==> job 159 <==
==> flow/design.v (excerpt) <==
module aoc_day2 (
    input         clock,
    input         reset,
    input  [63:0] data_value,
    input         data_valid,
    output        data_ready,
    output        result_valid,
    output [63:0] result_value
);
export LEC_CHECK = 0
export ABC_AREA = 1
export CAP_MARGIN = 20
export CORE_ASPECT_RATIO = 1.4
export CORE_MARGIN = 2
export CORE_UTILIZATION = 72
export CTS_CLUSTER_SIZE = 10
export SLEW_MARGIN = 20
create_clock -name core_clock -period 1.14 [get_ports {clock}]
run.sh (not shown) runs the stock make flow with config.mk's settings and CLKGATE_MAP_FILE=.
==> job 2753 (differences from job 159) <==
--- a/flow/config.mk
+++ b/flow/config.mk
@@ -7,8 +7,11 @@
 export LEC_CHECK = 0
 export ABC_AREA = 1
-export CAP_MARGIN = 20
-export CORE_ASPECT_RATIO = 1.4
+export CAP_MARGIN = 0
+export CORE_ASPECT_RATIO = 1.42
 export CORE_MARGIN = 2
 export CORE_UTILIZATION = 72
-export CTS_CLUSTER_SIZE = 10
+export CTS_CLUSTER_DIAMETER = 400
+export CTS_CLUSTER_SIZE = 97
+export PLACE_DENSITY = 0.41
+export SETUP_SLACK_MARGIN = -0.14
 export SLEW_MARGIN = 20
==> flow/constraint.sdc (replaced) <==
create_clock -name core_clock -period 2.19 [get_ports {clock}]
set_input_delay 0.4380 -clock core_clock [delete_from_list [all_inputs] [get_ports {clock}]]
set_output_delay 0.4380 -clock core_clock [all_outputs]
set_load 0.01 [all_outputs]
==> summary of the runs <==
- Job 159 did not get past clock tree synthesis with DPL-0038. Job 2753 did not get past global routing on ODB-0269.
- In die size, job 2753 and job 159 hardly differ.
- In synthesized area, job 2753 and job 159 do not differ.
- Synthesized cell count is the same in job 2753 and job 159.

========
==> run a: inputs <==
Starting RTL as in the previous note.
make LEC_CHECK=0 ABC_AREA=0 CAP_MARGIN=20 CORE_MARGIN=2 CORE_UTILIZATION=72 CTS_CLUSTER_DIAMETER=400 CTS_CLUSTER_SIZE=95 HOLD_SLACK_MARGIN=0.3 PLACE_DENSITY=0.4 SLEW_MARGIN=20 TNS_END_PERCENT=10 finish   # period 2.17 ns
==> inputs of run b, as changes to run a <==
Settings changed: ABC_AREA 0 to 1, CORE_UTILIZATION 72 to 40, CTS_CLUSTER_DIAMETER 400 to 66, CTS_CLUSTER_SIZE 95 to default, HOLD_SLACK_MARGIN 0.3 to default, PLACE_DENSITY 0.4 to default, PLACE_DENSITY_LB_ADDON from default to 0.09, TNS_END_PERCENT 10 to default.
==> flow/constraint.sdc (replaced) <==
create_clock -name core_clock -period 5.0 [get_ports {clock}]
set_input_delay 1.0000 -clock core_clock [delete_from_list [all_inputs] [get_ports {clock}]]
set_output_delay 1.0000 -clock core_clock [all_outputs]
set_load 0.01 [all_outputs]
==> impl_metrics.toml <==
# physical design summary
[grt]
met1_usage = 0.378
grt.overflow.total = 0

[logic_synthesis]
ys_area_um2 = 27300
ys_sh_mux = 0
yosys.cell_types.count = 54
fa_ha_area_frac = 0.0791

[outcome]
status = "complete, no violations"

[cts]
cts_buffers = 51
htree_levels = 2
cts_resized = 0

[placement]
dp_slack_ns = 1.40
the above is filed under run b

==> impl_metrics.toml <==
# yosys + openroad results
[cts]
htree_levels = 1
cts_buffers = 8
cts_resized = 241

[logic_synthesis]
fa_ha_area_frac = 0.0900
yosys.cell_types.count = 94
ys_area_um2 = 23900
ys_sh_mux = 0.0317

[grt]
met1_usage = 0.938
grt.overflow.total = 4359

[placement]
dp.cells = 3975
dp_slack_ns = -1.05

[outcome]
error_line = "[ERROR GRT-0232] Routing congestion too high. Check the congestion heatmap in the GUI."
status = "aborted with a tool error"
failed_stage = "5_1_grt"
the above is filed under run a


========
==> cedar: inputs <==
Starting RTL as in the previous note.
clock: 3.31 ns
lec_check: 0
abc_area: 0
cap_margin: 20
core_aspect_ratio: 0.89
core_margin: 2
core_utilization: 41
cts_cluster_diameter: 66
min_routing_layer: met2
place_density_lb_addon: 0.09
setup_slack_margin: 0.53
slew_margin: 20
==> delta (differences from cedar) <==
==> flow/config.mk (replaced) <==
export PLATFORM = sky130hd
export DESIGN_NAME = aoc_day2
export DESIGN_NICKNAME = aoc_day2
export VERILOG_FILES = /design/flow/design.v
export SDC_FILE = /design/flow/constraint.sdc
export NUM_CORES = 4
export LEC_CHECK = 0
export ABC_AREA = 1
export CAP_MARGIN = 20
export CELL_PAD_IN_SITES_GLOBAL_PLACEMENT = 1
export CORE_MARGIN = 2
export CORE_UTILIZATION = 40
export CTS_CLUSTER_SIZE = 85
export PLACE_DENSITY_LB_ADDON = 0.09
export SLEW_MARGIN = 20
==> flow/constraint.sdc (replaced) <==
create_clock -name core_clock -period 5.0 [get_ports {clock}]
set_input_delay 1.0000 -clock core_clock [delete_from_list [all_inputs] [get_ports {clock}]]
set_output_delay 1.0000 -clock core_clock [all_outputs]
set_load 0.01 [all_outputs]
==> results <==
delta finished with timing, DRC and antenna clean. cedar completed with no timing, DRC or antenna violations.
Of cedar and delta, cedar has the higher total power (gap about 55%, measured against delta).
In critical path depth, cedar and delta do not differ.
In cedar the worst setup slack is lower than in delta, by 1.4 ns.
Of cedar and delta, cedar has the higher maximum frequency (gap about 9%, measured against delta).
In cedar the clock skew is lower than in delta, by 0.0078 ns.
Sequential cell count is the same in cedar and delta.

========
==> v33: inputs <==
aoc_day2 again, from the RTL that the note above started with.
Settings: LEC_CHECK=0, CAP_MARGIN=40, CORE_MARGIN=2, CORE_UTILIZATION=72, CTS_CLUSTER_DIAMETER=62, CTS_CLUSTER_SIZE=20, PLACE_DENSITY=0.66, SLEW_MARGIN=20; clock period 4.48 ns.
==> inputs of v11, as changes to v33 <==
--- a/flow/config.mk
+++ b/flow/config.mk
@@ -7,8 +7,10 @@
 export LEC_CHECK = 0
-export CAP_MARGIN = 40
+export CAP_MARGIN = 20
 export CORE_MARGIN = 2
 export CORE_UTILIZATION = 72
-export CTS_CLUSTER_DIAMETER = 62
-export CTS_CLUSTER_SIZE = 20
+export CTS_CLUSTER_DIAMETER = 50
+export CTS_CLUSTER_SIZE = 30
+export MIN_ROUTING_LAYER = met1
 export PLACE_DENSITY = 0.66
-export SLEW_MARGIN = 20
+export SLEW_MARGIN = 30
+export TNS_END_PERCENT = 95
==> flow/constraint.sdc (replaced) <==
create_clock -name core_clock -period 3.01 [get_ports {clock}]
set_input_delay 0.6020 -clock core_clock [delete_from_list [all_inputs] [get_ports {clock}]]
set_output_delay 0.6020 -clock core_clock [all_outputs]
set_load 0.01 [all_outputs]
==> summary of the runs <==
Between v33 and v11, the lower worst hold slack is in v11 (gap 28 ps).
In die size, v11 and v33 do not differ.
Synthesized area is the same in v11 and v33.
Against v11, the via count of v33 is smaller by about 15%.
Against v11, the non-clock buffer count of v33 is lower by 232.
v33 ran to the end with no violations. v11 finished but failed the layout checks on negative setup slack.
Against v33, the final area of v11 is larger by 12%.

========
==> run B <==
aoc_day2 again, from the RTL that the note above started with.
make LEC_CHECK=0 ABC_AREA=0 CAP_MARGIN=10 CELL_PAD_IN_SITES_DETAIL_PLACEMENT=2 CELL_PAD_IN_SITES_GLOBAL_PLACEMENT=1 CORE_ASPECT_RATIO=1.34 CORE_MARGIN=10 CORE_UTILIZATION=58 CTS_CLUSTER_DIAMETER=309 CTS_CLUSTER_SIZE=93 GPL_ROUTABILITY_DRIVEN=0 GPL_TIMING_DRIVEN=1 HOLD_SLACK_MARGIN=0.28 MAX_ROUTING_LAYER=met5 MIN_ROUTING_LAYER=met1 PLACE_DENSITY=0.37 SLEW_MARGIN=30 TNS_END_PERCENT=95 finish   # period 5.85 ns
==> run A: changes against run B <==
ABC_AREA = default   (was 0)
CAP_MARGIN = 20   (was 10)
CELL_PAD_IN_SITES_DETAIL_PLACEMENT = default   (was 2)
CELL_PAD_IN_SITES_GLOBAL_PLACEMENT = default   (was 1)
CORE_ASPECT_RATIO = default   (was 1.34)
CORE_MARGIN = 2   (was 10)
CORE_UTILIZATION = 67   (was 58)
CTS_CLUSTER_DIAMETER = default   (was 309)
CTS_CLUSTER_SIZE = 20   (was 93)
GPL_ROUTABILITY_DRIVEN = default   (was 0)
GPL_TIMING_DRIVEN = default   (was 1)
HOLD_SLACK_MARGIN = default   (was 0.28)
MAX_ROUTING_LAYER = default   (was met5)
MIN_ROUTING_LAYER = default   (was met1)
PLACE_DENSITY = default   (was 0.37)
SLEW_MARGIN = 20   (was 30)
TNS_END_PERCENT = default   (was 95)
==> flow/constraint.sdc (replaced) <==
create_clock -name core_clock -period 3.35 [get_ports {clock}]
set_input_delay 0.6700 -clock core_clock [delete_from_list [all_inputs] [get_ports {clock}]]
set_output_delay 0.6700 -clock core_clock [all_outputs]
set_load 0.01 [all_outputs]
==> results <==
Of run A and run B, run B has the higher die area (gap about 25%, measured against run B).
Synthesized cell count is the same in run A and run B.
In area after synthesis, run A and run B do not differ.
Run B failed in 3_5_place_dp (DPL-0033). Run A finished with timing, DRC and antenna clean.
==> figures <==
Status: run A no timing/DRC/antenna violations; run B did not finish
Stage where the flow stopped: run A -; run B 3_5_place_dp
Post-synth top area cell: run A dfxtp_1; run B dfxtp_1
Async set or reset register ratio after synthesis: run A 0; run B 0
Count of library flops with an enable pin: run A 0; run B 0
Horiz. Die Dim: run A 193 um; run B 195 um
Starting utilization of the core area: run A 0.676; run B 0.584
Site row count: run A 69; run B 86
Floorplan Core Area: run A 35400 um^2; run B 41000 um^2
Total die size: run A 37200 um^2; run B 49900 um^2
XOR/XNOR Fraction of Synth Area: run A 0.0476; run B 0.0476
Die Height: run A 193 um; run B 255 um

========
==> inputs of 02-27 <==
Starting RTL as in the previous note.
Settings: LEC_CHECK=0, ABC_AREA=0, CAP_MARGIN=10, CELL_PAD_IN_SITES_DETAIL_PLACEMENT=2, CELL_PAD_IN_SITES_GLOBAL_PLACEMENT=1, CORE_ASPECT_RATIO=1.34, CORE_MARGIN=10, CORE_UTILIZATION=58, CTS_CLUSTER_DIAMETER=309, CTS_CLUSTER_SIZE=30, GPL_ROUTABILITY_DRIVEN=0, GPL_TIMING_DRIVEN=0, HOLD_SLACK_MARGIN=0.28, MAX_ROUTING_LAYER=met5, MIN_ROUTING_LAYER=met1, PLACE_DENSITY=0.37, SLEW_MARGIN=30, TNS_END_PERCENT=95; clock period 5.85 ns.
==> inputs of 12-13, as changes to 02-27 <==
ABC_AREA = not set   (was 0)
CAP_MARGIN = 20   (was 10)
CELL_PAD_IN_SITES_DETAIL_PLACEMENT = not set   (was 2)
CELL_PAD_IN_SITES_GLOBAL_PLACEMENT = not set   (was 1)
CORE_ASPECT_RATIO = not set   (was 1.34)
CORE_MARGIN = 2   (was 10)
CORE_UTILIZATION = 40   (was 58)
CTS_CLUSTER_DIAMETER = not set   (was 309)
CTS_CLUSTER_SIZE = not set   (was 30)
GPL_ROUTABILITY_DRIVEN = not set   (was 0)
GPL_TIMING_DRIVEN = not set   (was 0)
HOLD_SLACK_MARGIN = not set   (was 0.28)
MAX_ROUTING_LAYER = not set   (was met5)
MIN_ROUTING_LAYER = not set   (was met1)
PLACE_DENSITY = not set   (was 0.37)
SLEW_MARGIN = 20   (was 30)
TNS_END_PERCENT = not set   (was 95)
==> flow/constraint.sdc (replaced) <==
create_clock -name core_clock -period 5.0 [get_ports {clock}]
set_input_delay 1.0000 -clock core_clock [delete_from_list [all_inputs] [get_ports {clock}]]
set_output_delay 1.0000 -clock core_clock [all_outputs]
set_load 0.01 [all_outputs]
==> summary of the runs <==
Synthesized area is the same in 02-27 and 12-13. Synthesized cell count is the same in 12-13 and 02-27. 02-27 ended with an error in detailed placement (DPL-0033). 12-13 produced a clean layout. Die area: 12-13 is higher than 02-27 (24%).

========
==> 11-27 <==
aoc_day2 again, from the RTL that the note above started with.
clock: 1.14 ns
lec_check: 0
abc_area: 1
cap_margin: 20
core_aspect_ratio: 0.69
core_margin: 2
core_utilization: 71
cts_cluster_size: 10
place_density: 0.39
setup_slack_margin: -0.06
slew_margin: 20
==> 04-01: changes against 11-27 <==
CORE_ASPECT_RATIO = unset   (was 0.69)
CORE_UTILIZATION = 65   (was 71)
CTS_CLUSTER_SIZE = unset   (was 10)
PLACE_DENSITY = unset   (was 0.39)
SETUP_SLACK_MARGIN = unset   (was -0.06)
==> results.sh <==
# physical design summary
export IMPL_stop_error="[ERROR DPL-0038] Utilization greater than 100%, impossible to legalize"
export IMPL_fp_util_pct=72.10
export IMPL_stop_stage="4_1_cts"
export IMPL_dpl_hpwl_mm=90.32
export IMPL_run_status="did not finish"
export IMPL_die_height_um=166.7
That was 11-27.
==> results.sh <==
# physical design summary
export IMPL_floorplan_nets=4574
export IMPL_die_height_um=208.8
export IMPL_cells_taking_the_most_area_after_synthesis="sky130_fd_sc_hd__dfxtp_1 (29%), sky130_fd_sc_hd__nand2_1 (15%), sky130_fd_sc_hd__ha_1 (7.8%), sky130_fd_sc_hd__a21oi_1 (7.4%), sky130_fd_sc_hd__inv_1 (7.1%)"
export IMPL_fp_util_pct=65.41
export IMPL_run_status="did not finish"
export IMPL_stop_stage="5_1_grt"
export IMPL_stop_error="[ERROR GRT-0116] Global routing finished with congestion. Check the congestion regions in the DRC Viewer."
export IMPL_dpl_hpwl_mm=75.02
That was 04-01.

========
==> 03-09 <==
Starting RTL as in the previous note.
clock: 2.75 ns
lec_check: 0
cap_margin: 20
core_margin: 2
core_utilization: 70
cts_cluster_diameter: 356
cts_cluster_size: 30
min_routing_layer: met1
place_density: 0.67
slew_margin: 30
tns_end_percent: 95
==> 04-02 (differences from 03-09) <==
--- a/flow/config.mk
+++ b/flow/config.mk
@@ -7,10 +7,13 @@
 export LEC_CHECK = 0
 export CAP_MARGIN = 20
+export CORE_ASPECT_RATIO = 0.91
 export CORE_MARGIN = 2
-export CORE_UTILIZATION = 70
+export CORE_UTILIZATION = 72
 export CTS_CLUSTER_DIAMETER = 356
 export CTS_CLUSTER_SIZE = 30
+export HOLD_SLACK_MARGIN = 0.29
 export MIN_ROUTING_LAYER = met1
-export PLACE_DENSITY = 0.67
+export PLACE_DENSITY_LB_ADDON = 0.0
+export SETUP_SLACK_MARGIN = -0.23
 export SLEW_MARGIN = 30
-export TNS_END_PERCENT = 95
+export TNS_END_PERCENT = 85
==> flow/constraint.sdc (replaced) <==
create_clock -name core_clock -period 2.38 [get_ports {clock}]
set_input_delay 0.4760 -clock core_clock [delete_from_list [all_inputs] [get_ports {clock}]]
set_output_delay 0.4760 -clock core_clock [all_outputs]
set_load 0.01 [all_outputs]
==> 02-10 (differences from 03-09) <==
==> flow/config.mk (replaced) <==
export PLATFORM = sky130hd
export DESIGN_NAME = aoc_day2
export DESIGN_NICKNAME = aoc_day2
export VERILOG_FILES = /design/flow/design.v
export SDC_FILE = /design/flow/constraint.sdc
export NUM_CORES = 4
export LEC_CHECK = 0
export CAP_MARGIN = 20
export CORE_MARGIN = 2
export CORE_UTILIZATION = 63
export SLEW_MARGIN = 20
==> flow/constraint.sdc (replaced) <==
create_clock -name core_clock -period 5.62 [get_ports {clock}]
set_input_delay 1.1240 -clock core_clock [delete_from_list [all_inputs] [get_ports {clock}]]
set_output_delay 1.1240 -clock core_clock [all_outputs]
set_load 0.01 [all_outputs]
==> qor summary <==
metric                                                                              04-02                       03-09                       02-10
Number of top-level design ports                                                      133                         133                         133
Cell count after placement                                                           3908                        3806                        3527
Count of instances resized after the clock tree is built                                -                         108                           0
Clock sinks                                                                             -                         397                         397
Area of placed instances                                                        28900 µm²                   27900 µm²                   25100 µm²
Setup fix buffers added after clock tree synthesis                                      -                          18                           0
Area of the core region                                                         32600 µm²                   33600 µm²                   37600 µm²
Worst-case setup slack after placement                                            -696 ps                     -339 ps                     1710 ps
Placed wire-length estimate                                                       56.9 mm                     52.0 mm                     44.3 mm
Root Buffer                                                                             -  sky130_fd_sc_hd__clkbuf_16  sky130_fd_sc_hd__clkbuf_16
X dimension of the die                                                             195 µm                      189 µm                      199 µm
Maximum level of the CTS H-tree                                                         -                           1                           2
Longest Clk Path Bufs                                                                   -                           3                           3
Outcome                                                         aborted with a tool error   aborted with a tool error     complete, no violations
Last stage reached                                         clock tree synthesis (4_1_cts)    global routing (5_1_grt)                           -
Clock buffers created by TritonCTS                                                      -                          17                          44
Die boundary height                                                                178 µm                      189 µm                      199 µm
Final weighted congestion in routability-driven placement                           0.991                       0.964                       0.953
Hold Buf Count CTS                                                                      -                           0                           0
Std cell rows                                                                          63                          67                          71
FP Util                                                                             73.3%                       71.2%                       63.7%
Total die size                                                                  34700 µm²                   35700 µm²                   39600 µm²
No activity file was given, so power comes from the tool's default toggle rates.
